--- design/flow/config.mk ---
export PLATFORM = sky130hd
export DESIGN_NAME = CPU
export DESIGN_NICKNAME = CPU
export VERILOG_FILES = /design/flow/design.v
export SDC_FILE = /design/flow/constraint.sdc
export NUM_CORES = 4
export LEC_CHECK = 0
export CAP_MARGIN = 20
export CELL_PAD_IN_SITES_GLOBAL_PLACEMENT = 2
export CORE_ASPECT_RATIO = 1.7
export CORE_MARGIN = 9
export CORE_UTILIZATION = 33
export CTS_CLUSTER_SIZE = 40
export GPL_ROUTABILITY_DRIVEN = 0
export PLACE_DENSITY = 0.43
export SETUP_SLACK_MARGIN = 1.68
export SLEW_MARGIN = 20
--- design/flow/constraint.sdc ---
create_clock -name core_clock -period 7.28 [get_ports {clk}]
set_input_delay 1.4560 -clock core_clock [delete_from_list [all_inputs] [get_ports {clk}]]
set_output_delay 1.4560 -clock core_clock [all_outputs]
set_load 0.01 [all_outputs]
--- design/flow/design.v ---
`timescale 1ns / 1ps
module mux(in0, in1, select, out);
    input wire select; 
    input wire [7:0] in0;
    input wire [7:0] in1;
    output reg[7:0] out;
    always @(*)
    begin
        if(select == 0)
        begin
            out <= in0;
        end
        else begin
            out <= in1;
        end
    end
endmodule
`timescale 1ns / 1ps
module mux32bit(in0, in1, select, out);
    input wire select; 
    input wire [31:0] in0;
    input wire [25:0] in1;
    output reg[31:0] out;
    always @(*)
    begin
        if(select == 0)
        begin
            out <= in0;
        end
        else begin
            out <= {{6{1'b0}},in1};
        end
    end
endmodule 
`timescale 1ns / 1ps
module mux64bit(in0, in1, select, out);
    input wire select; 
    input wire [63:0] in0;
    input wire [63:0] in1;
    output reg[63:0] out;
    always @(*)
    begin
        if(select == 0)
        begin
            out <= in0;
        end
        else begin
            out <= in1;
        end
    end
endmodule 
`timescale 1ns / 1ps
module control_unit(
    input [31:0] instruction,
    output reg 	     TypeDetect,  
    output reg       ALUSrc,     
    output reg       MemToReg,   
    output reg       MemToVecReg,  
    output reg       RegWriteEnable,   
    output reg       VecRegWriteEnable,  
    output reg       VecWrite,    
    output reg       MemWrite,   
    output reg       Branch,     
    output reg [5:0] ALUOp,      
    output reg       Jump        
);
wire [5:0] opcode;
assign opcode = instruction [31:26];
reg [15:0]  controlSignal;
always @(*)
begin
    case (opcode)
    6'b000000: controlSignal = 16'b0010010000000000;  
    6'b000001: controlSignal = 16'b0010010000000010;  
    6'b000010: controlSignal = 16'b0010010000000100;  
    6'b000100: controlSignal = 16'b0010010000001000;  
    6'b000101: controlSignal = 16'b0010010000001010;  
    6'b000110: controlSignal = 16'b0010010000001100;  
    6'b001000: controlSignal = 16'b0010010000010000;  
    6'b001001: controlSignal = 16'b0010010000010010;  
    6'b001010: controlSignal = 16'b0010010000010100;  
    6'b001011: controlSignal = 16'b0010010000010110;  
    6'b010000: controlSignal = 16'b0100000000100000;  
    6'b010001: controlSignal = 16'b0100000000100010;  
    6'b010010: controlSignal = 16'b0100000000100100;  
    6'b001101: controlSignal = 16'b0011010000000000;  
    6'b001110: controlSignal = 16'b0011010000001000;  
    6'b001111: controlSignal = 16'b0011010000001100;  
    6'b100011: controlSignal = 16'b0011000010010110;  
    6'b011111: controlSignal = 16'b0011000010010100;  
    6'b101101: controlSignal = 16'b1001000000000000;  
    6'b101110: controlSignal = 16'b0001000100000000;  
    6'b100101: controlSignal = 16'b0001100000000000;  
    6'b100110: controlSignal = 16'b0001001000000000;  
    6'b101000: controlSignal = 16'b0011010000010100;  
    6'b110000: controlSignal = 16'b0000000011100001;  
    6'b101100: controlSignal = 16'b0000001100000000;  
    6'b101111: controlSignal = 16'b1000100000000000;  
    default:   controlSignal = 16'b0000000000000000;  
    endcase
end
always @(*)
    begin
	MemToVecReg = controlSignal[15];
	VecRegWriteEnable = controlSignal[14];
	TypeDetect = controlSignal[13];
        ALUSrc   = controlSignal[12];
        MemToReg = controlSignal[11];
        RegWriteEnable = controlSignal[10];
        MemWrite = controlSignal[9];
        VecWrite  = controlSignal[8];
        Branch   = controlSignal[7];
        ALUOp    = controlSignal[6:1];
        Jump     = controlSignal[0];
    end
endmodule
`timescale 1ns / 1ps
module ProgramCounter(
    input clk,
    input reset,
    input zero,
    input branch,
    input jump,
    input [31:0] regAddress,
    output reg [31:0] pc 
);
    wire [31:0] pcPlus4;
    wire [1:0] pcControl;
    assign pcPlus4 = pc + 4;
    assign pcControl = (jump | (branch==1 & zero == 1)) ? 2'b01 : 2'b00;
    always @(posedge clk)
    begin
        if(reset == 1)
            pc <= 32'h00000000;
        else
        begin
            case(pcControl)
                2'b01: pc <= regAddress;                                                     
                default: pc <= pcPlus4;                                                      
            endcase
        end
    end
endmodule
`timescale 1ns / 1ps
module Register_File(
        clk,
        read_addr1,
        read_addr2,
        read_data1,
        read_data2,
        write_addr,
        write_data,
        write_enable
    );
input wire clk;
input wire [4:0]  read_addr1;
input wire [4:0]  read_addr2;
input wire [4:0]  write_addr;
input wire [7:0] write_data;
input wire        write_enable;
output reg [7:0] read_data1;
output reg [7:0] read_data2;
    reg [7:0] Register_File [30:0];  
always @(*)
    begin
    read_data1 = 8'b00000000;
    read_data2 = 8'b00000000;
    if (read_addr1 != 5'b11111) begin
        read_data1 = Register_File[read_addr1];
    end 
    if (read_addr2 != 5'b11111) begin
        read_data2 = Register_File[read_addr2]; 
    end
    end
always @(posedge(clk))
    begin
    if (write_enable) begin
        if (write_addr != 5'b11111) begin
            Register_File[write_addr] <= write_data;   
        end
    end
   end
endmodule
`timescale 1ns / 1ps
module VectorRegisterFile(
        clk,
        read_data1,
        read_data2,
	read_addr1,
	read_addr2,
        write_data,
	write_addr,
        write_enable
    );
input wire clk;
input wire [63:0] write_data;
input wire        write_enable;
input wire [4:0] write_addr;
input wire [4:0] read_addr1;
input wire [4:0] read_addr2;
output reg [63:0] read_data1;
output reg [63:0] read_data2;
reg [63:0] Register_File [2:0];  
always @(*)
    begin
     read_data1 = {64{1'b0}};
     read_data2 = {64{1'b0}};
     if (read_addr1 < 5'd3) begin
	    read_data1 = Register_File[read_addr1[1:0]];
    	end	
     if (read_addr2 < 5'd3) begin
    	read_data2 = Register_File[read_addr2[1:0]];	
    	end
end
always @(posedge(clk))
    begin
        if (write_enable) begin
    	    if (write_addr < 5'd3) begin
    	        Register_File[write_addr[1:0]] <= write_data;  
    	    end 
        end
    end
endmodule
`timescale 1ns / 1ps
module ALU(clk,a, b, alufn, enable, otp, zero, overflow);
    input wire clk;
    input wire [7:0] a;
    input wire [7:0] b;
    input wire [5:0] alufn;  
    input wire 	     enable;
    output reg [7:0] otp;
    output reg zero;  
    output reg overflow;
    always @(*)
    begin
	otp = {8{1'b0}};
	zero = 1'b0;
	overflow = 1'b0;
	if(enable) begin
        casex(alufn)
            6'b0000xx: begin
        if(alufn[1:0] == 2'b00)
            begin  
                otp = a + b;
                zero = (otp==0)?1:0;
                if ((a >= 0 && b >= 0 && otp < 0) || (a < 0 && b < 0 && otp >= 0))
                    overflow = 1;
                else
                    overflow = 0;
            end
        else if(alufn[1:0] == 2'b01)  
            begin
                otp = a-b;
                zero = (otp==0)?1:0;
                if ((a >= 0 && b < 0 && otp < 0) || (a < 0 && b >= 0 && otp > 0))
                    overflow = 1;
                else
                    overflow = 0;
            end
        else if (alufn[1:0] == 2'b10)  
            begin
                otp = a*b;
                zero = (otp==0)?1:0;
                overflow = 0;
            end
    end
            6'b0001xx: begin
        case (alufn[1:0])
        2'b00:  
            begin
                otp = a & b;
                overflow = 0;
                zero = (otp==0)?1:0;
            end
        2'b01:  
            begin
                otp = a | b;
                overflow = 0;
                zero = (otp==0)?1:0;
            end
        2'b10:   
                begin
                    otp = a ^ b;
                    overflow = 0;
                    zero = (otp==0)?1:0;
                end
        endcase
    end
            6'b0010xx: begin
        case(alufn[1:0])
        2'b00:  
            begin
                otp = a<<b;
                zero = (otp == 0)?1:0;
                overflow = 0;
            end
        2'b01:  
            begin
                otp = a>>b;
                zero = (otp == 0)?1:0;
                overflow = 0;
            end
        2'b10:  
            begin
                otp = (a<b)? 1:0;
                zero = (otp == 0 && a!=b)?1:0;
                overflow = 0;
            end
	2'b11:  
	    begin
		otp = (a==b)?1:0;
		zero = (otp==0)?1:0;
		overflow = 0;
	    end
        endcase
    end
            default:
            begin 
                otp = {8{1'b0}};
            end
        endcase
    end
    else begin
	otp = {8{1'b0}};
	end
end
endmodule
module VPU(
    input wire clk,
    input wire [63:0] a,
    input wire [63:0] b,
    input wire 	      enable,
    input wire [5:0] opCode,  
    output reg [63:0] out);
    reg [31:0] temp;
    always @(*) begin
	out = {64{1'b0}};
	temp = {32{1'b0}};
	if (enable) begin
	case(opCode)
	6'b010000: begin
	out[7:0] = a[7:0] + b[7:0];
	out[15:8] = a[15:8] + b[15:8];
	out[23:16] = a[23:16] + b[23:16];
	out[31:24] = a[31:24] + b[31:24];
	out[39:32] = a[39:32] + b[39:32];
	out[47:40] = a[47:40] + b[47:40];
	out[55:48] = a[55:48] + b[55:48];
	out[63:56] = a[63:56] + b[63:56];
	end
	6'b010001: begin
	out[7:0] = a[7:0] - b[7:0];
	out[15:8] = a[15:8] - b[15:8];
	out[23:16] = a[23:16] - b[23:16];
	out[31:24] = a[31:24] - b[31:24];
	out[39:32] = a[39:32] - b[39:32];
	out[47:40] = a[47:40] - b[47:40];
	out[55:48] = a[55:48] - b[55:48];
	out[63:56] = a[63:56] - b[63:56];
	end
	6'b010010: begin
	temp[15:0] = a[7:0]*b[7:0];
	temp[31:16] = temp[15:0];
	temp[15:0] = a[15:8]*b[15:8];
	temp[31:16] = temp[31:16] + temp[15:0];
	temp[15:0] = a[23:16]*b[23:16];
	temp[31:16] = temp[31:16] + temp[15:0];
	temp[15:0] = a[31:24]*b[31:24];
	temp[31:16] = temp[31:16] + temp[15:0];
	temp[15:0] = a[39:32]*b[39:32];
	temp[31:16] = temp[31:16] + temp[15:0];
	temp[15:0] = a[47:40]*b[47:40];
	temp[31:16] = temp[31:16] + temp[15:0];
	temp[15:0] = a[55:48]*b[55:48];
	temp[31:16] = temp[31:16] + temp[15:0];
	temp[15:0] = a[63:56]*b[63:56];
	temp[31:16] = temp[31:16] + temp[15:0];
	out[7:0] = temp[23:16];
	end
endcase
end
else begin
out = {64{1'b0}};
end
end
endmodule
`timescale 1ns / 1ps
module CPU( input clk,
	input rst,
	input wire [31:0] inst,
	input wire [63:0]	main_memory_input_data_path,
	output reg[63:0] main_memory_output_data_path,
	output wire[31:0] pc_inst_addr,
	output wire		Vector_Write_Access, 
	output wire		Memory_Write_Access,
	output wire		Load_Vector_Flag,
	output wire 		Load_Word_Flag,
	output wire[11:0]	Main_Memory_Address
	);
	wire[31:0]	instruction;
    	wire[31:0]	reg_data1;
	reg[31:0]	temp_reg_data1;
	wire[5:0]		Opcode;
	wire		Branch_Control;
	wire		Jump_Control;
	wire		Word_Reg_Write_Enable;
	wire		Vect_Reg_Write_Enable;
	wire		Vector_vs_Word;
	wire		Reg_Imm_Flag;
	wire[4:0]	destination_reg;
	wire[4:0] 	source_reg1;
	wire[4:0] 	source_reg2;
	wire[7:0] 	operand1;
	wire[7:0]	temp_operand2;
	wire[7:0] 	operand2;
	wire[7:0] 	alu_output_word;
	wire[7:0]	data_to_wordreg;
	wire[63:0] 	vect_operand1;
	wire[63:0]	vect_operand2;
	wire[63:0]	vpu_vec_output;
	wire[63:0]	data_to_vec_reg;
	wire 		zero;
	wire		overflow;
	wire[63:0] 	vector_output_memory;
	wire[7:0]	word_output_memory;
	wire[63:0]	vector_input_memory;
	wire[7:0]	word_input_memory;
	wire		Reg_Address_Read;
ProgramCounter prc(.clk(clk),
	.reset(rst),
	.zero(zero),
	.branch(Branch_Control),
	.jump(Jump_Control),
	.regAddress(reg_data1),
	.pc(pc_inst_addr)
);
assign instruction = inst;
control_unit control_signal(.instruction(instruction),
	.ALUOp(Opcode),
	.VecWrite(Vector_Write_Access),
	.MemWrite(Memory_Write_Access),
	.Branch(Branch_Control),
	.Jump(Jump_Control),
	.RegWriteEnable(Word_Reg_Write_Enable),
	.VecRegWriteEnable(Vect_Reg_Write_Enable),
	.MemToVecReg(Load_Vector_Flag),
	.MemToReg(Load_Word_Flag),
	.TypeDetect(Vector_vs_Word),
	.ALUSrc(Reg_Imm_Flag)
);
mux32bit RegAddselect(.select(Jump_Control),
	.in0(temp_reg_data1),
	.in1(instruction[25:0]),
	.out(reg_data1)
);
assign destination_reg = instruction[25:21];
assign source_reg1 = instruction[20:16];
assign source_reg2 = instruction[15:11];
assign word_output_memory = main_memory_input_data_path[7:0];
assign vector_output_memory = main_memory_input_data_path;
assign Reg_Address_Read = Load_Word_Flag & Load_Vector_Flag;
mux DataToReg(.select(Load_Word_Flag),
	.in0(alu_output_word),
	.in1(word_output_memory),
	.out(data_to_wordreg)
);
mux64bit VectToReg(.select(Load_Vector_Flag),
	.in0(vpu_vec_output),
	.in1(vector_output_memory),
	.out(data_to_vec_reg)
);
Register_File reg_value_retrival_And_Update(.clk(clk),
		.read_addr1(source_reg1),
		.read_addr2(source_reg2),
		.read_data1(operand1),
		.read_data2(temp_operand2),
		.write_addr(destination_reg),
		.write_data(data_to_wordreg),
		.write_enable(((Word_Reg_Write_Enable & !Vect_Reg_Write_Enable) | Load_Word_Flag) & !Reg_Address_Read)
);
mux decision_between_immediate_reg(.select(Reg_Imm_Flag),
	.in0(temp_operand2),
	.in1(instruction[15:8]),
	.out(operand2)
);
VectorRegisterFile vect_value_retrival_And_Update(.clk(clk),
		.read_addr1(source_reg1),
		.read_addr2(source_reg2),
		.read_data1(vect_operand1),
		.read_data2(vect_operand2),
		.write_addr(destination_reg),
		.write_data(data_to_vec_reg),
		.write_enable(((Vect_Reg_Write_Enable & !Word_Reg_Write_Enable) | Load_Vector_Flag) & !Reg_Address_Read)
);
ALU alu(.clk(clk),
	.a(operand1), 
	.b(operand2), 	
	.alufn(Opcode), 
	.enable(Vector_vs_Word), 
	.otp(alu_output_word), 
	.zero(zero), 
	.overflow(overflow)
);
VPU vpu(.clk(clk),
	.a(vect_operand1),
	.b(vect_operand2),
	.enable((!Vector_vs_Word) & (Vect_Reg_Write_Enable)),
	.opCode(Opcode),
	.out(vpu_vec_output)
);
assign vector_input_memory = vect_operand1;
assign word_input_memory = operand1;
always @(posedge clk) begin
	if (Load_Word_Flag & !Memory_Write_Access & Load_Vector_Flag & !Vector_Write_Access) begin
		temp_reg_data1 <= main_memory_input_data_path[31:0];
	end
end
always @(*) 
    begin
    main_memory_output_data_path = {64{1'b0}};
    if(!Load_Word_Flag & Memory_Write_Access & !Load_Vector_Flag & !Vector_Write_Access) begin
	main_memory_output_data_path[63:8] = 56'h00000000000000;
        main_memory_output_data_path[7:0] = word_input_memory;
    end 
    else if (!Load_Word_Flag & !Memory_Write_Access & !Load_Vector_Flag & Vector_Write_Access) begin
	main_memory_output_data_path = vector_input_memory;
    end
    else if ((!Load_Word_Flag & Memory_Write_Access & !Load_Vector_Flag & Vector_Write_Access)) begin
	main_memory_output_data_path[63:32] = 32'h00000000;
	main_memory_output_data_path[31:0] = pc_inst_addr;
	end
end
assign Main_Memory_Address = instruction[11:0];
endmodule
--- design/flow/run.sh ---
#!/bin/bash
# the make line also repeats each setting of config.mk as NAME=value (left out here)
make -C /OpenROAD-flow-scripts/flow DESIGN_CONFIG=/design/flow/config.mk WORK_HOME=/design/flow/orfs CLKGATE_MAP_FILE= finish
==> reports/results.tsv, run 1 <==
stage	metric	value	unit
die	dieHeight	469	um
run_status	check.faults	setup timing	
worst_setup_path	crit_buf_inv	7	
final_layout	design_area	52200	um^2
clock_network	ctsHoldBuffers	0	
pwr	ir_drop	0.205	mV
yosys	ys_cells	3655	
detailed_routing	drt-initial-drc-count	2299	
place	hpwl	142	mm
final_layout	final_nets	4961	
worst_setup_path	crit_required	7630	ps
global_route	grt_pass1_vias	34500	
worst_setup_path	slowest_delay	670	ps
yosys	ys_types	82	
yosys	synth-xor-area-share	6.35	%
final_timing	finalClockPeriodUsage	131	%
worst_setup_path	cp_top_family	adder cells	
yosys	most_common_cell	edfxtp_1	
worst_setup_path	cp_data_arrival_time	9880	ps
global_route	overflow	0	
final_timing	rsz0062_at_grt	yes	
worst_setup_path	cp-start-kind	primary input	
yosys	synth_nets	4171	
clock_network	insertion_delay	690	ps
job	maxCapViolCount	0	
global_route	grt_max_degree	65	
detailed_routing	totalWireLength	183	mm
final_layout	flop_area	14800	um^2
clock_network	tritoncts	built	
min_path	hold_path.class	reg2reg	
yosys	ys_sh_adder	16.5	%
clock_network	ctsLongestPathBuffers	3	
die	fp_util	33.2	%
pwr	switching_share	30.8	%
pwr	sequentialPowerShare	38.5	%
final_timing	slew_violations	0	
worst_setup_path	crit_path_end	vect_value_retrival_And_Update.Register_File[0][7]	
worst_setup_path	ff2ff_path_depth	27	
job	tool_warnings	58	
clock_network	clock-sinks	504	
die	chipArea	133000	um^2
detailed_routing	vias	32200	
final_timing	layout_setup_ws	-2250	ps
yosys	syn_inst	3655	
yosys	common_cells	edfxtp_1 (472), nor2_1 (375), nand2_1 (338)	
yosys	synth_seq_share	37.5	%
worst_setup_path	slowest_stage	fa_2	
final_layout	syn2layout_area_growth	32.2	%
pwr	p_per_area	161	nW/um^2
worst_setup_path	cp.depth	29	
clock_network	numCtsBuffers	54	
yosys	synth_top_cell_by_area	edfxtp_1	
final_layout	final_util	43.9	%
pwr	power-top-group	registers	
final_layout	fill_cells	11500	
worst_setup_path	critPathKind	in2reg	
yosys	edf_count	472	
yosys	simple_gate_share	11.4	%
die	io_pins	210	
worst_setup_path	crit_path_max_fanout	9	
global_route	antenna_found_initial	6	
yosys	flop_cell	edfxtp_1	
worst_setup_path	crit_start	inst[11]	
pwr	powerSeq	3.23	mW
worst_setup_path	crit_path_frequent_cell	fa_1	
final_timing	maxSlewHeadroom	36.0	%
yosys	synth_warnings	10	
clock_network	clk_pin_slew	60	ps
detailed_routing	via_per_inst	5.30	
yosys	synth.top_cell.area_share	35.9	%
final_timing	hold_viol	0	
yosys	avgSynthCellArea	10.8	um^2
pwr	pwr-share-clk	34.7	%
final_timing	hold-worst-slack	523	ps
yosys	topCombFamilyByArea	adder cells	
final_timing	fin_skew	81.4	ps
detailed_routing	drt_first_pass_iters	6	
die	rows	165	
final_timing	setup_viol	58	
place	placed_cell_area	48200	um^2
pwr	pg_comb	2.25	mW
run_status	outcome	finished with violations	
yosys	top_cells_by_area	edfxtp_1 (36%), fa_1 (8.7%), ha_1 (7.8%), mux4_2 (6.0%), xnor2_1 (4.1%)	
detailed_routing	wl_per_cell	30.1	um
yosys	synth.area.mux_share	12.0	%
pwr	p_leak	20.9	nW
min_path	min_to	prc.pc[17]	
min_path	whs_path_depth	2	
global_route	grt.total_usage	26.7	%
final_timing	clock.fmax	105	MHz
final_timing	fin_crit	9530	ps
yosys	ys_area	39500	um^2
worst_setup_path	end_kind	flip-flop	
global_route	grt_pass1_wl	255	mm
final_timing	tns	-40700	ps
yosys	async_flop_share	0	%
detailed_routing	drc	0	
worst_setup_path	rr_endpoint	vect_value_retrival_And_Update.Register_File[0][7]	
detailed_routing	antenna_left	0	
clock_network	clock-root-buffer	clkbuf_16	
die	core	119000	um^2
clock_network	htreeDepth	2	
final_layout	combGateArea	23500	um^2
final_timing	tightest_slew	957	ps
yosys	syn_area	39500	um^2
pwr	p_int	5.81	mW
die	dieWidth	283	um
yosys	ys.flops	504	
pwr	p_comb_share	26.8	%
worst_setup_path	r2r_slack	-1460	ps
min_path	hold_start	temp_reg_data1[17]	
place	io_buffers	209	
pwr	p_switching	2.59	mW
pwr	pg_clk	2.92	mW
yosys	ys_sh_aoi	10.2	%
## stage by stage
stage	power (mW)	instances	setup slack, ps
global placement	5.37	5855	-3360
CTS	8.41	6054	-2140
global route	8.71	6077	-2510
floorplan	4.47	3655	-2370
detailed placement	5.37	5855	-3390
finish	8.40	6077	-2250
## timing repair
action	in CTS	in global routing
setup buffers	89	19
pin swaps	74	53
endpoints found under the setup margin	368	355
gates cloned	9	3
gates resized	193	96
hold endpoints to repair	0	0
## layer usage
layer	global-route usage [%]	share of wire, %
met1	28.8	37
met2	51.0	53
met3	2.55	3.4
met4	14.0	6.8
met5	0	0.017
## layout make-up
class                   count  area share (%)
inverters                 343            2.49
flip-flops and latches    504            28.4
repair buffers            925            16.8
multi-input cells        2617            45.0
clock buffers              61            2.66
diodes                      1         0.00479
well taps                1586            3.80
clock inverters            40           0.882
==> run 2: changes to the inputs <==
- CELL_PAD_IN_SITES_GLOBAL_PLACEMENT: 2 -> default
- CORE_ASPECT_RATIO: 1.7 -> default
- CORE_MARGIN: 9 -> 2
- CORE_UTILIZATION: 33 -> 72
- CTS_CLUSTER_SIZE: 40 -> default
- GPL_ROUTABILITY_DRIVEN: 0 -> default
- PLACE_DENSITY: 0.43 -> default
- PLACE_DENSITY_LB_ADDON: default -> 0.01
- SETUP_SLACK_MARGIN: 1.68 -> 2.28
- clock period: 7.28 -> 8.46 ns (I/O delays scaled with it)
==> run 2 against run 1 <==
The run now fails in global routing (5_1_grt). Synthesized cell count is the same. Synthesized area is the same. Die size shrank 57%.
==> reports/results.tsv, run 2 <==
stage	metric	value	unit	change
global_route	grt.total_usage	84.6	%	
yosys	ys_types	82		unchanged
yosys	most_common_cell	edfxtp_1		unchanged
clock_network	clock-root-buffer	clkbuf_16		unchanged
clock_network	ctsHoldBuffers	0		unchanged
yosys	topCombFamilyByArea	adder cells		unchanged
yosys	top_cells_by_area	edfxtp_1 (36%), fa_1 (8.7%), ha_1 (7.8%), mux4_2 (6.0%), xnor2_1 (4.1%)		unchanged
yosys	ys_sh_adder	16.5	%	unchanged
yosys	avgSynthCellArea	10.8	um^2	unchanged
yosys	synth_warnings	10		unchanged
place	io_buffers	209		unchanged
place	placed_cell_area	45200	um^2	was 48200 um^2
clock_network	numCtsBuffers	53		was 54
yosys	synth_nets	4171		unchanged
die	dieWidth	238	um	was 283 um
yosys	synth.top_cell.area_share	35.9	%	unchanged
yosys	async_flop_share	0	%	unchanged
clock_network	ctsLongestPathBuffers	3		unchanged
die	fp_util	73.1	%	was 33.2%
yosys	ys_sh_aoi	10.2	%	unchanged
run_status	first-error	[ERROR GRT-0116] Global routing finished with congestion. Check the congestion regions in the DRC Viewer.		
yosys	ys_area	39500	um^2	unchanged
yosys	simple_gate_share	11.4	%	unchanged
clock_network	clock-sinks	504		unchanged
yosys	synth_seq_share	37.5	%	unchanged
place	hpwl	114	mm	was 142 mm
place	pre_cts_ws	-2180	ps	was -3390 ps
die	core	54000	um^2	was 119000 um^2
yosys	flop_cell	edfxtp_1		unchanged
run_status	outcome	stopped before the end		was finished with violations
yosys	ys.flops	504		unchanged
yosys	edf_count	472		unchanged
yosys	syn_inst	3655		unchanged
run_status	haltStage	global routing (5_1_grt)		
clock_network	htreeDepth	2		unchanged
yosys	synth-xor-area-share	6.35	%	unchanged
die	chipArea	56800	um^2	was 133000 um^2
die	rows	85		was 165
yosys	synth_top_cell_by_area	edfxtp_1		unchanged
die	dieHeight	238	um	was 469 um
yosys	common_cells	edfxtp_1 (472), nor2_1 (375), nand2_1 (338)		unchanged
place	routabilityCongestion	1.04		
global_route	overflow	350		
yosys	synth.area.mux_share	12.0	%	unchanged
yosys	syn_area	39500	um^2	unchanged
yosys	ys_cells	3655		unchanged
die	io_pins	210		unchanged
## run 2: metal layers
layer	overflow	GRT usage, %
met5	5	50.2
met4	146	81.5
met3	18	76.1
met2	171	95.7
met1	10	85.0
## run 2: what timing repair did
action,in CTS
setup buffers,154
cloned,8
gates resized,234
pin swaps,107
endpoints found under the setup margin,349
## run 2: per-stage QoR
stage	power (mW)	hold slack (ps)	std cells
2_1_floorplan	3.83	470	3655
3_3_place_gp	4.32	486	4780
3_5_place_dp	4.41	496	4780
4_1_cts	6.94	512	5040
==> run 3: changes to the inputs <==
- CELL_PAD_IN_SITES_DETAIL_PLACEMENT: default -> 0
- CORE_ASPECT_RATIO: default -> 0.71
- CORE_UTILIZATION: 72 -> 69
- CTS_CLUSTER_SIZE: default -> 41
- GPL_ROUTABILITY_DRIVEN: default -> 1
- GPL_TIMING_DRIVEN: default -> 1
- MAX_ROUTING_LAYER: default -> met4
- PLACE_DENSITY_LB_ADDON: 0.01 -> default
- SETUP_SLACK_MARGIN: 2.28 -> 0.24
- SLEW_MARGIN: 20 -> 5
- clock period: 8.46 -> 7.97 ns (I/O delays scaled with it)
==> run 3 against run 2 <==
The run again fails in global routing (5_1_grt). Synthesized cell count is the same. Die size is 4.3% higher. Synthesized area is the same.
==> reports/results.tsv, run 3 <==
stage	metric	value	unit	change
run_status	outcome	stopped before the end		unchanged
run_status	haltStage	global routing (5_1_grt)		unchanged
run_status	first-error	[ERROR DRT-9419] Inst _4462_ not found in insts_set_		was [ERROR GRT-0116] Global routing finished with congestion. Check the congestion regions in the DRC Viewer.
yosys	avgSynthCellArea	10.8	um^2	unchanged
yosys	ys_cells	3655		unchanged
clock_network	clock-sinks	504		unchanged
yosys	flop_cell	edfxtp_1		unchanged
yosys	topCombFamilyByArea	adder cells		unchanged
yosys	common_cells	edfxtp_1 (472), nor2_1 (375), nand2_1 (338)		unchanged
yosys	top_cells_by_area	edfxtp_1 (36%), fa_1 (8.7%), ha_1 (7.8%), mux4_2 (6.0%), xnor2_1 (4.1%)		unchanged
yosys	ys.flops	504		unchanged
yosys	synth_top_cell_by_area	edfxtp_1		unchanged
yosys	ys_area	39500	um^2	unchanged
die	dieWidth	288	um	was 238 um
yosys	async_flop_share	0	%	unchanged
yosys	synth_seq_share	37.5	%	unchanged
yosys	synth.top_cell.area_share	35.9	%	unchanged
yosys	synth_nets	4171		unchanged
yosys	synth_warnings	10		unchanged
yosys	syn_area	39500	um^2	unchanged
yosys	most_common_cell	edfxtp_1		unchanged
clock_network	clock-root-buffer	clkbuf_16		unchanged
yosys	ys_sh_aoi	10.2	%	unchanged
yosys	edf_count	472		unchanged
yosys	ys_sh_adder	16.5	%	unchanged
place	routabilityCongestion	1.09		was 1.04
place	placed_cell_area	45500	um^2	was 45200 um^2
place	hpwl	114	mm	about the same
die	fp_util	70.2	%	was 73.1%
yosys	simple_gate_share	11.4	%	unchanged
die	rows	73		was 85
die	core	56300	um^2	was 54000 um^2
die	chipArea	59200	um^2	was 56800 um^2
die	dieHeight	206	um	was 238 um
yosys	synth.area.mux_share	12.0	%	unchanged
clock_network	numCtsBuffers	47		was 53
place	io_buffers	209		unchanged
die	io_pins	210		unchanged
clock_network	htreeDepth	2		unchanged
yosys	synth-xor-area-share	6.35	%	unchanged
clock_network	ctsLongestPathBuffers	3		unchanged
yosys	syn_inst	3655		unchanged
yosys	ys_types	82		unchanged
-- run 3: repair_timing --
action | in CTS
endpoints found under the setup margin | 80
setup buffers | 50
pin swaps | 62
hold buffers | 0
gates cloned | 3
hold endpoints to repair | 0
resized | 88
-- run 3: per-stage QoR --
stage | setup slack (ps) | setup TNS (ps) | cells | util [%]
CTS | -1440 | -12990 | 5032 | 85.1
detailed placement | -2580 | -97590 | 4894 | 80.8
global placement | -2370 | -80880 | 4894 | 80.8
floorplan | -1820 | -16360 | 3655 | -
==> run 4: changes to the inputs <==
- ABC_AREA: default -> 1
- CELL_PAD_IN_SITES_DETAIL_PLACEMENT: 0 -> default
- CORE_ASPECT_RATIO: 0.71 -> default
- CORE_UTILIZATION: 69 -> 72
- CTS_CLUSTER_DIAMETER: default -> 380
- CTS_CLUSTER_SIZE: 41 -> 72
- GPL_ROUTABILITY_DRIVEN: 1 -> default
- GPL_TIMING_DRIVEN: 1 -> default
- HOLD_SLACK_MARGIN: default -> 0.27
- MAX_ROUTING_LAYER: met4 -> default
- PLACE_DENSITY_LB_ADDON: default -> 0.01
- SETUP_SLACK_MARGIN: 0.24 -> 1.34
- SLEW_MARGIN: 5 -> 20
- clock period: 7.97 -> 5.38 ns (I/O delays scaled with it)
==> run 4 against run 3 <==
Synthesized cell count increased by 42%. Die size increased by 0.71%. Synthesized area increased by 5.2%. The flow again stops in global routing (5_1_grt).
==> reports/results.tsv, run 4 <==
stage	metric	value	unit	change
run_status	outcome	stopped before the end		unchanged
run_status	haltStage	global routing (5_1_grt)		unchanged
run_status	first-error	[ERROR GRT-0232] Routing congestion too high. Check the congestion heatmap in the GUI.		was [ERROR DRT-9419] Inst _4462_ not found in insts_set_
place	placed_cell_area	49700	um^2	was 45500 um^2
yosys	top_cells_by_area	edfxtp_1 (34%), nand2_1 (9.1%), fa_1 (8.3%), ha_1 (7.4%), nor2_1 (6.6%)		was edfxtp_1 (36%), fa_1 (8.7%), ha_1 (7.8%), mux4_2 (6.0%), xnor2_1 (4.1%)
clock_network	ctsLongestPathBuffers	3		unchanged
yosys	synth_warnings	10		unchanged
yosys	synth_seq_share	35.7	%	was 37.5%
yosys	ys_sh_aoi	12.1	%	was 10.2%
place	numPlacedInstances	6641		was 4894
place	pre_cts_ws	-4300	ps	was -2580 ps
yosys	flop_cell	edfxtp_1		unchanged
yosys	ys_sh_adder	15.7	%	was 16.5%
die	rows	88		was 73
yosys	ys_area	41600	um^2	was 39500 um^2
yosys	avgSynthCellArea	8.02	um^2	was 10.8 um^2
yosys	synth-xor-area-share	4.91	%	was 6.35%
yosys	ys.flops	504		unchanged
clock_network	numCtsBuffers	10		was 47
yosys	syn_inst	5182		was 3655
yosys	syn_area	41600	um^2	was 39500 um^2
die	dieHeight	244	um	was 206 um
yosys	ys_cells	5182		was 3655
clock_network	clock-sinks	504		unchanged
yosys	edf_count	472		unchanged
clock_network	clock-root-buffer	clkbuf_16		unchanged
clock_network	htreeDepth	1		was 2
die	chipArea	59600	um^2	was 59200 um^2
place	hpwl	114	mm	about the same
die	core	57400	um^2	was 56300 um^2
yosys	async_flop_share	0	%	unchanged
yosys	ys_types	61		was 82
yosys	synth.area.mux_share	0.0241	%	was 12.0%
yosys	synth_nets	5698		was 4171
global_route	overflow	39		
die	io_pins	210		unchanged
yosys	topCombFamilyByArea	simple AND/OR/NAND/NOR gates		was adder cells
die	dieWidth	244	um	was 288 um
yosys	simple_gate_share	21.6	%	was 11.4%
global_route	grt.total_usage	74.5	%	
yosys	synth_top_cell_by_area	edfxtp_1		unchanged
place	io_buffers	209		unchanged
yosys	common_cells	nand2_1 (1010), nor2_1 (727), inv_1 (722)		was edfxtp_1 (472), nor2_1 (375), nand2_1 (338)
yosys	most_common_cell	nand2_1		was edfxtp_1
yosys	synth.top_cell.area_share	34.1	%	was 35.9%
die	fp_util	72.4	%	was 70.2%
place	routabilityCongestion	1.05		was 1.09
-- run 4: repair_timing --
action	in CTS
pin swaps	97
buffers inserted	87
gates resized	271
setup endpoints to repair	525
cloned	15
hold buffers	0
-- run 4: metrics by stage --
stage,total power [mW],TNS (ps),hold slack [ps]
after global placement,7.44,-404940,467
after CTS,9.14,-135990,537
after floorplan,6.17,-91930,455
after detailed placement,7.56,-446590,486
-- run 4: per-layer routing --
metal | GRT usage, % | overflow
met1 | 75.4 | 0
met2 | 91.6 | 21
met3 | 59.5 | 1
met4 | 68.3 | 17
met5 | 37.7 | 0
==> run 5: changes to the inputs <==
- CELL_PAD_IN_SITES_DETAIL_PLACEMENT: default -> 2
- CORE_ASPECT_RATIO: default -> 1.5
- CORE_UTILIZATION: 72 -> 40
- CTS_CLUSTER_DIAMETER: 380 -> default
- CTS_CLUSTER_SIZE: 72 -> default
- GPL_ROUTABILITY_DRIVEN: default -> 0
- HOLD_SLACK_MARGIN: 0.27 -> 0.25
- MAX_ROUTING_LAYER: default -> met5
- MIN_ROUTING_LAYER: default -> met1
- PLACE_DENSITY_LB_ADDON: 0.01 -> default
- SETUP_SLACK_MARGIN: 1.34 -> default
- clock period: 5.38 -> 17.0 ns (I/O delays scaled with it)
==> run 5 against run 4 <==
The flow again stops in global routing (5_1_grt). Synthesized area unchanged. Synthesized cell count unchanged. Die size up 79%.
==> reports/results.tsv, run 5 <==
stage	metric	value	unit	change
yosys	simple_gate_share	21.6	%	unchanged
place	hpwl	197	mm	was 114 mm
global_route	overflow	354		
yosys	ys_area	41600	um^2	unchanged
die	dieHeight	399	um	was 244 um
die	fp_util	40.4	%	was 72.4%
yosys	edf_count	472		unchanged
clock_network	clock-sinks	504		unchanged
yosys	ys_types	61		unchanged
clock_network	cts_resized	0		was 271
die	dieWidth	267	um	was 244 um
clock_network	postCtsSetupBuffers	0		was 87
clock_network	ctsHoldBuffers	0		unchanged
yosys	flop_cell	edfxtp_1		unchanged
yosys	syn_inst	5182		unchanged
yosys	async_flop_share	0	%	unchanged
yosys	ys_sh_aoi	12.1	%	unchanged
yosys	synth_seq_share	35.7	%	unchanged
place	pre_cts_ws	2480	ps	was -4300 ps
yosys	synth_warnings	10		unchanged
clock_network	numCtsBuffers	56		was 10
clock_network	htreeDepth	2		was 1
yosys	syn_area	41600	um^2	unchanged
yosys	synth.area.mux_share	0.0241	%	unchanged
global_route	grt.total_usage	69.1	%	
run_status	first-error	[ERROR GRT-0116] Global routing finished with congestion. Check the congestion regions in the DRC Viewer.		was [ERROR GRT-0232] Routing congestion too high. Check the congestion heatmap in the GUI.
yosys	ys_sh_adder	15.7	%	unchanged
die	core	103000	um^2	was 57400 um^2
die	io_pins	210		unchanged
yosys	synth.top_cell.area_share	34.1	%	unchanged
die	rows	144		was 88
yosys	most_common_cell	nand2_1		unchanged
yosys	synth_top_cell_by_area	edfxtp_1		unchanged
yosys	ys.flops	504		unchanged
clock_network	clock-root-buffer	clkbuf_16		unchanged
run_status	outcome	stopped before the end		unchanged
yosys	common_cells	nand2_1 (1010), nor2_1 (727), inv_1 (722)		unchanged
place	placed_cell_area	44600	um^2	was 49700 um^2
yosys	ys_cells	5182		unchanged
yosys	top_cells_by_area	edfxtp_1 (34%), nand2_1 (9.1%), fa_1 (8.3%), ha_1 (7.4%), nor2_1 (6.6%)		unchanged
place	io_buffers	209		unchanged
run_status	haltStage	global routing (5_1_grt)		unchanged
yosys	synth-xor-area-share	4.91	%	unchanged
yosys	synth_nets	5698		unchanged
yosys	avgSynthCellArea	8.02	um^2	unchanged
yosys	topCombFamilyByArea	simple AND/OR/NAND/NOR gates		unchanged
die	chipArea	107000	um^2	was 59600 um^2
clock_network	ctsLongestPathBuffers	3		unchanged
-- run 5: routing by layer --
metal / GRT overflow / track usage [%]
met4: 165 / 70.4
met2: 182 / 83.3
met1: 3 / 67.8
met5: 2 / 28.6
met3: 2 / 56.9
-- run 5: through the flow --
stage          std cells  power [mW]
2_1_floorplan       5182        1.92
3_3_place_gp        6608        2.18
3_5_place_dp        6608        2.29
4_1_cts             6713        3.68
==> run 6: changes to the inputs <==
- CELL_PAD_IN_SITES_DETAIL_PLACEMENT: 2 -> default
- CORE_ASPECT_RATIO: 1.5 -> default
- CORE_UTILIZATION: 40 -> 72
- CTS_CLUSTER_DIAMETER: default -> 27
- CTS_CLUSTER_SIZE: default -> 72
- GPL_ROUTABILITY_DRIVEN: 0 -> default
- HOLD_SLACK_MARGIN: 0.25 -> 0.29
- MAX_ROUTING_LAYER: met5 -> default
- MIN_ROUTING_LAYER: met1 -> default
- PLACE_DENSITY_LB_ADDON: default -> 0.01
- SETUP_SLACK_MARGIN: default -> 1.34
- clock period: 17.0 -> 5.38 ns (I/O delays scaled with it)
==> run 6 against run 5 <==
The flow again stops in global routing (5_1_grt). Synthesized area did not move. Die size down 44%. Synthesized cell count is the same.
==> reports/results.tsv, run 6 <==
stage	metric	value	unit	change
place	hpwl	114	mm	was 197 mm
yosys	synth.area.mux_share	0.0241	%	unchanged
place	placed_cell_area	49700	um^2	was 44600 um^2
die	io_pins	210		unchanged
run_status	outcome	stopped before the end		unchanged
yosys	synth_seq_share	35.7	%	unchanged
yosys	synth_top_cell_by_area	edfxtp_1		unchanged
clock_network	ctsHoldBuffers	0		unchanged
run_status	haltStage	global routing (5_1_grt)		unchanged
yosys	simple_gate_share	21.6	%	unchanged
yosys	top_cells_by_area	edfxtp_1 (34%), nand2_1 (9.1%), fa_1 (8.3%), ha_1 (7.4%), nor2_1 (6.6%)		unchanged
die	dieWidth	244	um	was 267 um
clock_network	htreeDepth	3		was 2
yosys	async_flop_share	0	%	unchanged
yosys	synth_nets	5698		unchanged
yosys	most_common_cell	nand2_1		unchanged
place	pre_cts_ws	-4300	ps	was 2480 ps
clock_network	clock-root-buffer	clkbuf_16		unchanged
clock_network	ctsLongestPathBuffers	3		unchanged
die	rows	88		was 144
yosys	common_cells	nand2_1 (1010), nor2_1 (727), inv_1 (722)		unchanged
clock_network	clock-sinks	504		unchanged
place	numPlacedInstances	6641		was 6608
die	fp_util	72.4	%	was 40.4%
place	routabilityCongestion	1.05		
place	io_buffers	209		unchanged
clock_network	numCtsBuffers	112		was 56
yosys	synth.top_cell.area_share	34.1	%	unchanged
yosys	synth_warnings	10		unchanged
yosys	avgSynthCellArea	8.02	um^2	unchanged
yosys	ys_types	61		unchanged
run_status	first-error	[ERROR GRT-0116] Global routing finished with congestion. Check the congestion regions in the DRC Viewer.		unchanged
yosys	edf_count	472		unchanged
yosys	ys.flops	504		unchanged
die	core	57400	um^2	was 103000 um^2
yosys	syn_inst	5182		unchanged
yosys	ys_area	41600	um^2	unchanged
yosys	synth-xor-area-share	4.91	%	unchanged
global_route	grt.total_usage	96.9	%	
die	chipArea	59600	um^2	was 107000 um^2
global_route	overflow	2133		
yosys	ys_cells	5182		unchanged
yosys	topCombFamilyByArea	simple AND/OR/NAND/NOR gates		unchanged
yosys	flop_cell	edfxtp_1		unchanged
die	dieHeight	244	um	was 399 um
yosys	ys_sh_aoi	12.1	%	unchanged
yosys	syn_area	41600	um^2	unchanged
yosys	ys_sh_adder	15.7	%	unchanged
-- run 6: routing by layer --
layer / global-route usage [%] / overflow
met5: 74.3 / 20
met4: 103 / 589
met1: 91.7 / 84
met2: 110 / 1359
met3: 87.0 / 81
-- run 6: repair_timing --
action | in CTS
pin swaps | 102
setup buffers | 72
endpoints found under the setup margin | 546
gates resized | 277
cloned | 10
==> run 7: changes to the inputs <==
- ABC_AREA: 1 -> 0
- CAP_MARGIN: 20 -> 25
- CELL_PAD_IN_SITES_DETAIL_PLACEMENT: default -> 2
- CELL_PAD_IN_SITES_GLOBAL_PLACEMENT: default -> 2
- CORE_ASPECT_RATIO: default -> 1.29
- CORE_UTILIZATION: 72 -> 19
- CTS_CLUSTER_DIAMETER: 27 -> default
- CTS_CLUSTER_SIZE: 72 -> 45
- GPL_ROUTABILITY_DRIVEN: default -> 1
- GPL_TIMING_DRIVEN: default -> 0
- HOLD_SLACK_MARGIN: 0.29 -> 0.21
- MIN_ROUTING_LAYER: default -> met1
- PLACE_DENSITY_LB_ADDON: 0.01 -> 0.29
- SETUP_SLACK_MARGIN: 1.34 -> 3.02
- SLEW_MARGIN: 20 -> 15
- TNS_END_PERCENT: default -> 90
- clock period: 5.38 -> 11.7 ns (I/O delays scaled with it)
==> run 7 against run 6 <==
The run now finishes clean. Die size rose to 3.5 times the previous value. Synthesized area down 4.9%. Synthesized cell count down 29%.
==> reports/results.tsv, run 7 <==
stage	metric	value	unit	change
run_status	outcome	timing/DRC/antenna clean		was stopped before the end
worst_setup_path	cp-start-kind	primary input		
detailed_routing	drt_first_pass_iters	7		
detailed_routing	drc	0		
final_layout	fill_cells	22900		
pwr	p_total	5.28	mW	
detailed_routing	antenna_left	0		
min_path	hold_path.class	reg2reg		
yosys	topCombFamilyByArea	adder cells		was simple AND/OR/NAND/NOR gates
clock_network	ctsLongestPathBuffers	3		unchanged
final_layout	combGateArea	23700	um^2	
global_route	overflow	0		
worst_setup_path	ff2ff_path_depth	27		
yosys	top_cells_by_area	edfxtp_1 (36%), fa_1 (8.7%), ha_1 (7.8%), mux4_2 (6.0%), xnor2_1 (4.1%)		was edfxtp_1 (34%), nand2_1 (9.1%), fa_1 (8.3%), ha_1 (7.4%), nor2_1 (6.6%)
place	hpwl	175	mm	was 114 mm
pwr	sequentialPowerShare	38.1	%	
clock_network	clock-root-buffer	clkbuf_16		unchanged
pwr	p_leak	20.1	nW	
worst_setup_path	r2r_slack	2760	ps	
yosys	synth_seq_share	37.5	%	was 35.7%
worst_setup_path	crit_path_end	vect_value_retrival_And_Update.Register_File[2][7]		
yosys	synth_top_cell_by_area	edfxtp_1		unchanged
yosys	ys_sh_aoi	10.2	%	was 12.1%
final_timing	slew_violations	0		
detailed_routing	drt-initial-drc-count	2585		
global_route	grt.total_usage	20.9	%	
worst_setup_path	end_kind	flip-flop		
yosys	avgSynthCellArea	10.8	um^2	was 8.02 um^2
yosys	ys_types	82		was 61
yosys	synth_warnings	10		unchanged
final_timing	setup_viol	0		
yosys	flop_cell	edfxtp_1		unchanged
final_timing	hold_viol	0		
yosys	common_cells	edfxtp_1 (472), nor2_1 (375), nand2_1 (338)		was nand2_1 (1010), nor2_1 (727), inv_1 (722)
final_timing	hold-worst-slack	537	ps	
yosys	edf_count	472		unchanged
yosys	syn_inst	3655		was 5182
yosys	synth-xor-area-share	6.35	%	was 4.91%
worst_setup_path	slowest_stage	fa_2		
die	chipArea	212000	um^2	was 59600 um^2
clock_network	tritoncts	built		
clock_network	insertion_delay	670	ps	
yosys	synth.area.mux_share	12.0	%	was 0.0241%
worst_setup_path	cp.depth	33		
detailed_routing	vias	33500		
clock_network	htreeDepth	2		was 3
min_path	whs_path_depth	2		
detailed_routing	via_per_inst	4.72		
clock_network	clk_pin_slew	60	ps	
pwr	pg_comb	1.42	mW	
global_route	grt_max_degree	32		
final_timing	tightest_slew	1150	ps	
job	tool_warnings	58		
worst_setup_path	critPathKind	in2reg		
worst_setup_path	crit_buf_inv	11		
global_route	antenna_found_initial	19		
place	routabilityCongestion	0.891		was 1.05
final_timing	layout_setup_ws	843	ps	
place	pre_cts_ws	-1980	ps	was -4300 ps
worst_setup_path	crit_required	12180	ps	
die	io_pins	210		unchanged
pwr	pg_clk	1.85	mW	
detailed_routing	totalWireLength	226	mm	
clock_network	clock-sinks	504		unchanged
pwr	p_comb_share	26.8	%	
global_route	grt_pass1_vias	36000		
yosys	async_flop_share	0	%	unchanged
yosys	synth_nets	4171		was 5698
final_timing	fin_skew	27.9	ps	
detailed_routing	wl_per_cell	31.8	um	
yosys	syn_area	39500	um^2	was 41600 um^2
pwr	p_switching	1.65	mW	
yosys	ys.flops	504		unchanged
yosys	synth.top_cell.area_share	35.9	%	was 34.1%
final_timing	maxSlewHeadroom	23.4	%	
worst_setup_path	crit_path_frequent_cell	fa_1		
final_layout	syn2layout_area_growth	34.4	%	
yosys	ys_cells	3655		was 5182
worst_setup_path	crit_path_max_fanout	7		
die	dieWidth	406	um	was 244 um
pwr	pwr-share-clk	35.0	%	
pwr	switching_share	31.3	%	
job	maxCapViolCount	0		
yosys	ys_sh_adder	16.5	%	was 15.7%
pwr	p_per_area	99.4	nW/um^2	
worst_setup_path	slowest_delay	650	ps	
final_timing	clock.fmax	92.1	MHz	
min_path	min_to	prc.pc[28]		
final_layout	flop_area	14800	um^2	
die	rows	190		was 88
yosys	most_common_cell	edfxtp_1		was nand2_1
pwr	p_int	3.63	mW	
pwr	ir_drop	0.112	mV	
final_timing	tns	0	ps	
final_layout	final_nets	4790		
clock_network	numCtsBuffers	55		was 112
global_route	grt_pass1_wl	305	mm	
final_timing	fin_crit	10860	ps	
final_timing	finalClockPeriodUsage	92.8	%	
pwr	powerSeq	2.01	mW	
pwr	power-top-group	registers		
worst_setup_path	cp_data_arrival_time	11340	ps	
yosys	simple_gate_share	11.4	%	was 21.6%
worst_setup_path	rr_endpoint	vect_value_retrival_And_Update.Register_File[2][7]		
worst_setup_path	crit_start	inst[16]		
worst_setup_path	cp_top_family	adder cells		
die	core	207000	um^2	was 57400 um^2
final_timing	rsz0062_at_grt	yes		
clock_network	ctsHoldBuffers	0		unchanged
die	dieHeight	522	um	was 244 um
yosys	ys_area	39500	um^2	was 41600 um^2
die	fp_util	19.1	%	was 72.4%
min_path	hold_start	temp_reg_data1[28]		
place	io_buffers	196		was 209
-- run 7: what timing repair did --
item,CTS,global route
resized,452,126
setup buffers,207,86
setup endpoints to repair,237,73
pin swaps,110,102
-- run 7: routing by layer --
layer / up-vias / track usage, % / wire [um]
met5: - / 0 / 73
met4: 10 / 9.39 / 11900
met3: 347 / 2.30 / 11500
met2: 1128 / 36.7 / 112000
met1: 17900 / 25.7 / 90700
li1: 14200 / - / -
-- run 7: cell type report --
type                       instances  area share, %
timing repair buffer             562           10.6
antenna                            4         0.0188
clock inverter                    30          0.601
sequential                       504           27.9
inverter                         343           2.49
tap                             2784           6.56
buffer                           192           4.48
clock buffer                      70           2.85
multi-input combinational       2616           44.5
-- run 7: metrics by stage --
stage	cells	area (um^2)	util, %
3_3_place_gp	6635	45200	21.8
6_report	7105	53100	25.6
2_1_floorplan	3655	39800	-
3_5_place_dp	6705	46500	22.4
4_1_cts	7012	52000	25.1
5_1_grt	7102	53100	25.6
==> run 8: changes to the inputs <==
- ABC_AREA: 0 -> default
- CAP_MARGIN: 25 -> 20
- CELL_PAD_IN_SITES_DETAIL_PLACEMENT: 2 -> 0
- CELL_PAD_IN_SITES_GLOBAL_PLACEMENT: 2 -> default
- CORE_ASPECT_RATIO: 1.29 -> 1.69
- CORE_UTILIZATION: 19 -> 67
- CTS_CLUSTER_SIZE: 45 -> default
- GPL_TIMING_DRIVEN: 0 -> 1
- HOLD_SLACK_MARGIN: 0.21 -> default
- MIN_ROUTING_LAYER: met1 -> default
- SETUP_SLACK_MARGIN: 3.02 -> -0.04
- SLEW_MARGIN: 15 -> 5
- TNS_END_PERCENT: 90 -> default
- clock period: 11.7 -> 5.19 ns (I/O delays scaled with it)
==> run 8 against run 7 <==
The run now fails in global routing (5_1_grt). Synthesized cell count unchanged. Die size decreased by 71%. Synthesized area unchanged.
==> reports/results.tsv, run 8 <==
stage	metric	value	unit	change
die	rows	115		was 190
place	hpwl	119	mm	was 175 mm
yosys	synth_seq_share	37.5	%	unchanged
global_route	overflow	378		
run_status	haltStage	global routing (5_1_grt)		
clock_network	clock-sinks	504		unchanged
die	core	58300	um^2	was 207000 um^2
clock_network	numCtsBuffers	46		was 55
yosys	common_cells	edfxtp_1 (472), nor2_1 (375), nand2_1 (338)		unchanged
yosys	ys_cells	3655		unchanged
yosys	syn_area	39500	um^2	unchanged
die	dieHeight	320	um	was 522 um
yosys	ys_types	82		unchanged
die	fp_util	67.8	%	was 19.1%
yosys	ys_sh_adder	16.5	%	unchanged
run_status	outcome	stopped before the end		was timing/DRC/antenna clean
yosys	flop_cell	edfxtp_1		unchanged
yosys	syn_inst	3655		unchanged
yosys	synth_nets	4171		unchanged
yosys	ys_sh_aoi	10.2	%	unchanged
global_route	grt.total_usage	70.6	%	
yosys	simple_gate_share	11.4	%	unchanged
yosys	ys.flops	504		unchanged
clock_network	clock-root-buffer	clkbuf_16		unchanged
place	placed_cell_area	47700	um^2	was 46500 um^2
yosys	ys_area	39500	um^2	unchanged
place	io_buffers	209		was 196
yosys	top_cells_by_area	edfxtp_1 (36%), fa_1 (8.7%), ha_1 (7.8%), mux4_2 (6.0%), xnor2_1 (4.1%)		unchanged
yosys	synth_warnings	10		unchanged
yosys	topCombFamilyByArea	adder cells		unchanged
yosys	async_flop_share	0	%	unchanged
place	numPlacedInstances	5121		was 6705
yosys	synth.area.mux_share	12.0	%	unchanged
place	routabilityCongestion	1.04		was 0.891
yosys	synth-xor-area-share	6.35	%	unchanged
run_status	first-error	[ERROR GRT-0116] Global routing finished with congestion. Check the congestion regions in the DRC Viewer.		
die	chipArea	61000	um^2	was 212000 um^2
place	pre_cts_ws	-4690	ps	was -1980 ps
yosys	synth.top_cell.area_share	35.9	%	unchanged
clock_network	htreeDepth	2		unchanged
yosys	avgSynthCellArea	10.8	um^2	unchanged
die	dieWidth	191	um	was 406 um
clock_network	ctsHoldBuffers	0		unchanged
clock_network	ctsLongestPathBuffers	3		unchanged
yosys	edf_count	472		unchanged
yosys	synth_top_cell_by_area	edfxtp_1		unchanged
die	io_pins	210		unchanged
yosys	most_common_cell	edfxtp_1		unchanged
[run 8: through the flow]
stage | utilization [%] | power [mW]
after detailed placement | 81.9 | 7.48
after global placement | 81.8 | 7.39
after CTS | 87.1 | 11.4
after floorplan | - | 6.26
[run 8: layer usage]
| metal | global-route usage [%] | GRT overflow |
|---|---|---|
| met5 | 14.6 | 0 |
| met4 | 73.1 | 154 |
| met3 | 47.2 | 2 |
| met2 | 93.1 | 222 |
| met1 | 69.7 | 0 |
[run 8: timing repair]
action,CTS
buffers inserted,64
endpoints found under the setup margin,282
resized,182
gates cloned,12
pin swaps,110
==> run 9: changes to the inputs <==
- CELL_PAD_IN_SITES_DETAIL_PLACEMENT: 0 -> default
- CORE_ASPECT_RATIO: 1.69 -> default
- CORE_UTILIZATION: 67 -> 58
- CTS_CLUSTER_DIAMETER: default -> 310
- GPL_ROUTABILITY_DRIVEN: 1 -> default
- GPL_TIMING_DRIVEN: 1 -> default
- HOLD_SLACK_MARGIN: default -> -0.09
- MAX_ROUTING_LAYER: default -> met4
- PLACE_DENSITY_LB_ADDON: 0.29 -> default
- SETUP_SLACK_MARGIN: -0.04 -> 1.59
- SLEW_MARGIN: 5 -> 20
- TNS_END_PERCENT: default -> 40
- clock period: 5.19 -> 6.13 ns (I/O delays scaled with it)
==> run 9 against run 8 <==
The layout now fails its checks (setup timing). Synthesized cell count did not move. Die size up 15%. Synthesized area stayed put.
==> reports/results.tsv, run 9 <==
stage	metric	value	unit	change
worst_setup_path	slowest_stage	fa_1		
yosys	topCombFamilyByArea	adder cells		unchanged
final_layout	combGateArea	23500	um^2	
die	fp_util	58.7	%	was 67.8%
yosys	synth_warnings	10		unchanged
yosys	synth.area.mux_share	12.0	%	unchanged
detailed_routing	totalWireLength	157	mm	
job	maxCapViolCount	0		
pwr	p_int	7.06	mW	
global_route	grt_pass1_wl	229	mm	
detailed_routing	drc	0		
pwr	pg_clk	3.54	mW	
die	rows	95		was 115
yosys	flop_cell	edfxtp_1		unchanged
yosys	async_flop_share	0	%	unchanged
pwr	ir_drop	0.326	mV	
clock_network	insertion_delay	700	ps	
die	io_pins	210		unchanged
detailed_routing	drt-initial-drc-count	5128		
pwr	switching_share	30.3	%	
worst_setup_path	cp.depth	33		
final_timing	setup_viol	114		
yosys	syn_inst	3655		unchanged
place	io_buffers	209		unchanged
final_layout	design_area	50400	um^2	
worst_setup_path	crit_path_frequent_cell	fa_1		
yosys	synth_seq_share	37.5	%	unchanged
global_route	antenna_found_initial	3		
yosys	edf_count	472		unchanged
worst_setup_path	critPathKind	in2reg		
worst_setup_path	rr_endpoint	vect_value_retrival_And_Update.Register_File[1][7]		
final_timing	clock.fmax	108	MHz	
place	numPlacedInstances	5106		was 5121
yosys	synth.top_cell.area_share	35.9	%	unchanged
global_route	grt_pass1_vias	35700		
clock_network	ctsLongestPathBuffers	3		unchanged
run_status	check.faults	setup timing		
die	core	67300	um^2	was 58300 um^2
detailed_routing	antenna_left	0		
clock_network	tritoncts	built		
yosys	synth_nets	4171		unchanged
yosys	syn_area	39500	um^2	unchanged
place	hpwl	112	mm	was 119 mm
place	placed_cell_area	46900	um^2	was 47700 um^2
worst_setup_path	crit_start	inst[15]		
detailed_routing	vias	35000		
worst_setup_path	cp_top_family	adder cells		
final_timing	rsz0062_at_grt	yes		
pwr	sequentialPowerShare	37.9	%	
min_path	hold_path.class	reg2reg		
final_timing	layout_setup_ws	-3130	ps	
worst_setup_path	crit_path_end	vect_value_retrival_And_Update.Register_File[1][7]		
clock_network	numCtsBuffers	55		was 46
pwr	powerSeq	3.84	mW	
final_layout	fin_cells	5280		
clock_network	clock-root-buffer	clkbuf_16		unchanged
pwr	pg_comb	2.75	mW	
worst_setup_path	end_kind	flip-flop		
worst_setup_path	cp_data_arrival_time	9630	ps	
min_path	min_to	prc.pc[30]		
yosys	ys_area	39500	um^2	unchanged
detailed_routing	drt_first_pass_iters	10		
final_timing	fin_crit	9260	ps	
yosys	most_common_cell	edfxtp_1		unchanged
yosys	ys_cells	3655		unchanged
pwr	p_total	10.1	mW	
pwr	pwr-share-clk	35.0	%	
yosys	top_cells_by_area	edfxtp_1 (36%), fa_1 (8.7%), ha_1 (7.8%), mux4_2 (6.0%), xnor2_1 (4.1%)		unchanged
yosys	simple_gate_share	11.4	%	unchanged
clock_network	htreeDepth	2		unchanged
final_layout	syn2layout_area_growth	27.6	%	
pwr	p_per_area	201	nW/um^2	
yosys	avgSynthCellArea	10.8	um^2	unchanged
run_status	outcome	finished with violations		was stopped before the end
die	dieHeight	265	um	was 320 um
worst_setup_path	crit_path_max_fanout	12		
clock_network	clock-sinks	504		unchanged
detailed_routing	via_per_inst	6.62		
global_route	overflow	0		
final_timing	fin_skew	83.6	ps	
final_timing	slew_violations	0		
yosys	ys_types	82		unchanged
final_timing	maxSlewHeadroom	20.3	%	
final_layout	flop_area	14800	um^2	
pwr	p_comb_share	27.1	%	
yosys	ys.flops	504		unchanged
yosys	common_cells	edfxtp_1 (472), nor2_1 (375), nand2_1 (338)		unchanged
final_layout	final_nets	4875		
job	tool_warnings	59		
pwr	p_switching	3.06	mW	
global_route	grt.total_usage	45.7	%	
yosys	ys_sh_adder	16.5	%	unchanged
worst_setup_path	cp-start-kind	primary input		
min_path	hold_start	temp_reg_data1[30]		
final_timing	hold_viol	0		
detailed_routing	wl_per_cell	29.7	um	
worst_setup_path	ff2ff_path_depth	27		
final_timing	finalClockPeriodUsage	151	%	
yosys	synth-xor-area-share	6.35	%	unchanged
min_path	whs_path_depth	2		
final_timing	tightest_slew	1190	ps	
pwr	power-top-group	registers		
worst_setup_path	crit_buf_inv	9		
die	dieWidth	265	um	was 191 um
clock_network	clk_pin_slew	70	ps	
global_route	grt_max_degree	65		
worst_setup_path	slowest_delay	560	ps	
worst_setup_path	r2r_slack	-2230	ps	
yosys	synth_top_cell_by_area	edfxtp_1		unchanged
yosys	ys_sh_aoi	10.2	%	unchanged
final_layout	fill_cells	4320		
place	routabilityCongestion	1.04		about the same
pwr	p_leak	20.4	nW	
die	chipArea	70200	um^2	was 61000 um^2
worst_setup_path	crit_required	6500	ps	
==> run 9: routing by layer <==
| metal | GRT usage, % | routed length, um | vias to the layer above |
|---|---|---|---|
| li1 | - | - | 14400 |
| met1 | 56.8 | 56500 | 16800 |
| met2 | 67.3 | 68400 | 2964 |
| met3 | 13.8 | 21000 | 817 |
| met4 | 24.6 | 10700 | 0 |
| met5 | - | 0 | - |
==> run 9: cell type report <==
cell class | instances | share of cell area, %
well taps | 873 | 2.17
repair buffers | 838 | 15.5
clock inverters | 32 | 0.794
multi-input cells | 2617 | 46.7
diodes | 2 | 0.00993
clock buffers | 71 | 2.97
flip-flops and latches | 504 | 29.4
inverters | 343 | 2.57
==> run 9: stage by stage <==
step	setup TNS, ps	setup WS, ps	util (%)	hold WS (ps)
2_1_floorplan	-69890	-3290	-	470
4_1_cts	-79970	-2990	74.4	521
6_report	-89370	-3130	74.9	520
3_5_place_dp	-255290	-3970	69.7	506
3_3_place_gp	-239820	-3910	69.7	511
5_1_grt	-105390	-3370	74.9	546
==> run 9: what timing repair did <==
action,CTS,global route
setup endpoints to repair,493,579
hold buffers,0,0
buffers inserted,47,12
gates resized,135,85
pin swaps,86,64
gates cloned,10,0
==> run 10: changes to the inputs <==
- CORE_UTILIZATION: 58 -> 72
- CTS_CLUSTER_DIAMETER: 310 -> 316
- CTS_CLUSTER_SIZE: default -> 94
- HOLD_SLACK_MARGIN: -0.09 -> default
- MAX_ROUTING_LAYER: met4 -> default
- SETUP_SLACK_MARGIN: 1.59 -> default
- TNS_END_PERCENT: 40 -> 5
- clock period: 6.13 -> 9.51 ns (I/O delays scaled with it)
==> run 10 against run 9 <==
Die size down 19%. Synthesized area did not move. The run now fails in global routing (5_1_grt). Synthesized cell count did not move.
==> reports/results.tsv, run 10 <==
stage	metric	value	unit	change
run_status	haltStage	global routing (5_1_grt)		
yosys	ys_sh_adder	16.5	%	unchanged
clock_network	clock-sinks	504		unchanged
yosys	synth.top_cell.area_share	35.9	%	unchanged
die	dieHeight	238	um	was 265 um
yosys	synth_warnings	10		unchanged
yosys	ys_types	82		unchanged
yosys	top_cells_by_area	edfxtp_1 (36%), fa_1 (8.7%), ha_1 (7.8%), mux4_2 (6.0%), xnor2_1 (4.1%)		unchanged
die	chipArea	56800	um^2	was 70200 um^2
die	dieWidth	238	um	was 265 um
yosys	most_common_cell	edfxtp_1		unchanged
yosys	edf_count	472		unchanged
yosys	synth_seq_share	37.5	%	unchanged
yosys	ys.flops	504		unchanged
yosys	common_cells	edfxtp_1 (472), nor2_1 (375), nand2_1 (338)		unchanged
yosys	async_flop_share	0	%	unchanged
yosys	synth_top_cell_by_area	edfxtp_1		unchanged
place	hpwl	112	mm	about the same
yosys	synth.area.mux_share	12.0	%	unchanged
yosys	synth-xor-area-share	6.35	%	unchanged
die	fp_util	73.1	%	was 58.7%
die	io_pins	210		unchanged
die	rows	85		was 95
clock_network	htreeDepth	1		was 2
yosys	topCombFamilyByArea	adder cells		unchanged
die	core	54000	um^2	was 67300 um^2
place	placed_cell_area	44700	um^2	was 46900 um^2
yosys	syn_area	39500	um^2	unchanged
run_status	outcome	stopped before the end		was finished with violations
yosys	ys_sh_aoi	10.2	%	unchanged
yosys	avgSynthCellArea	10.8	um^2	unchanged
place	routabilityCongestion	1.07		was 1.04
yosys	syn_inst	3655		unchanged
clock_network	clock-root-buffer	clkbuf_16		unchanged
yosys	simple_gate_share	11.4	%	unchanged
yosys	flop_cell	edfxtp_1		unchanged
clock_network	ctsLongestPathBuffers	3		unchanged
yosys	ys_area	39500	um^2	unchanged
yosys	ys_cells	3655		unchanged
yosys	synth_nets	4171		unchanged
clock_network	numCtsBuffers	9		was 55
place	io_buffers	209		unchanged
==> run 10: per-stage QoR <==
stage	cells	setup WS, ps	hold slack [ps]	util, %	total power, mW
4_1_cts	4788	-151	553	84.0	4.58
3_5_place_dp	4746	-1400	496	82.8	3.82
3_3_place_gp	4746	-1080	498	82.8	3.74
2_1_floorplan	3655	-591	470	-	3.34
==> run 10: what timing repair did <==
action,CTS
endpoints found under the setup margin,9
cloned,1
setup buffers,29
pin swaps,37
gates resized,39
hold buffers,0
Power figures rest on the tool's default switching activity, not on a simulated workload.
